Setup of run A:
## ALU_Pipeline
module ALU_Pipeline(
  input  logic clk, rst,
  input  logic [31:0] A_in, B_in,
  input  logic [31:0] instr_in,
  output logic [31:0] Result_out,
  output logic Zero_out, Carry_out, Overflow_out, Negative_out
);
Settings: LEC_CHECK=0, ABC_AREA=0, CAP_MARGIN=5, CORE_ASPECT_RATIO=1.2, CORE_MARGIN=2, CORE_UTILIZATION=72, CTS_CLUSTER_DIAMETER=289, CTS_CLUSTER_SIZE=57, GPL_ROUTABILITY_DRIVEN=1, GPL_TIMING_DRIVEN=0, HOLD_SLACK_MARGIN=-0.08, MAX_ROUTING_LAYER=met4, MIN_ROUTING_LAYER=met2, PLACE_DENSITY=0.4, SETUP_SLACK_MARGIN=1.4, SLEW_MARGIN=30; clock period 9.32 ns.
run.sh (not shown) runs the stock make flow with config.mk's settings and CLKGATE_MAP_FILE=.
global routing: run A exited with error
Changes in run B relative to run A:
==> flow/config.mk <==
export PLATFORM = sky130hd
export DESIGN_NAME = ALU_Pipeline
export DESIGN_NICKNAME = ALU_Pipeline
export VERILOG_FILES = /design/flow/design.v
export SDC_FILE = /design/flow/constraint.sdc
export NUM_CORES = 4
export LEC_CHECK = 0
export ABC_AREA = 0
export CAP_MARGIN = 20
export CORE_MARGIN = 2
export CORE_UTILIZATION = 66
export CTS_CLUSTER_DIAMETER = 353
export CTS_CLUSTER_SIZE = 75
export GPL_ROUTABILITY_DRIVEN = 0
export MAX_ROUTING_LAYER = met4
export MIN_ROUTING_LAYER = met1
export SLEW_MARGIN = 30
==> flow/constraint.sdc <==
create_clock -name core_clock -period 3.34 [get_ports {clk}]
set_input_delay 0.6680 -clock core_clock [delete_from_list [all_inputs] [get_ports {clk}]]
set_output_delay 0.6680 -clock core_clock [all_outputs]
set_load 0.01 [all_outputs]
[summary]
- Status: run B FAILED at clock tree synthesis (tool error)
- Higher core footprint was reported by run B, not run A.
- The run showing the smaller post-placement worst setup slack is run B.
- Reported for run B and run A, post-synth tally of flip-flops with integrated enable turned out identical to the last digit.
- Relative to run A, run B degrades chip area.
- Floorplan row count in run B is about 3.7% lower than in run A
Input-level comparison between run C and run B:
==> flow/config.mk <==
export PLATFORM = sky130hd
export DESIGN_NAME = ALU_Pipeline
export DESIGN_NICKNAME = ALU_Pipeline
export VERILOG_FILES = /design/flow/design.v
export SDC_FILE = /design/flow/constraint.sdc
export NUM_CORES = 4
export LEC_CHECK = 0
export CAP_MARGIN = 20
export CORE_MARGIN = 2
export CORE_UTILIZATION = 56
export SETUP_SLACK_MARGIN = -0.33
export SLEW_MARGIN = 20
==> flow/constraint.sdc <==
create_clock -name core_clock -period 4.55 [get_ports {clk}]
set_input_delay 0.9100 -clock core_clock [delete_from_list [all_inputs] [get_ports {clk}]]
set_output_delay 0.9100 -clock core_clock [all_outputs]
set_load 0.01 [all_outputs]
Findings:
- [flow] run C | stages: complete | final checks: fail | reason: negative setup slack
- Run C and run B ended up with roughly the same number of cells in the yosys synthesis report.
- Starting utilization of the core area: run C lower than run B
- Run C: horizontal die dimension is 8.3% higher than what run B reported.
diff inputs: run C => run D
-- flow/config.mk --
<<< run C, line 9
export CORE_MARGIN = 2
export CORE_UTILIZATION = 56
export SETUP_SLACK_MARGIN = -0.33
export SLEW_MARGIN = 20
>>> run D, line 9
export CORE_MARGIN = 2
export CORE_UTILIZATION = 50
export SETUP_SLACK_MARGIN = 0.93
export SLEW_MARGIN = 20
==> flow/constraint.sdc <==
create_clock -name core_clock -period 3.33 [get_ports {clk}]
set_input_delay 0.6660 -clock core_clock [delete_from_list [all_inputs] [get_ports {clk}]]
set_output_delay 0.6660 -clock core_clock [all_outputs]
set_load 0.01 [all_outputs]
Notes after the runs:
The flow for run D finished, though final verification flagged negative setup slack. Diff run C -> run D | total power | increase of 2.5 mW. The overall routed net length in run C is 0.75 times that in run D. Combined buffer and inverter count along the critical path sits higher in run D than in run C. HPWL reported at the end of detailed placement came out higher on run D than on run C. Of the two values seen for type of the tightest min-delay check, input pin to register was produced by run D and register to register by run C. Run D falls short of run C in first-iteration DRC count.
Power is estimated from default activity; no workload was simulated.
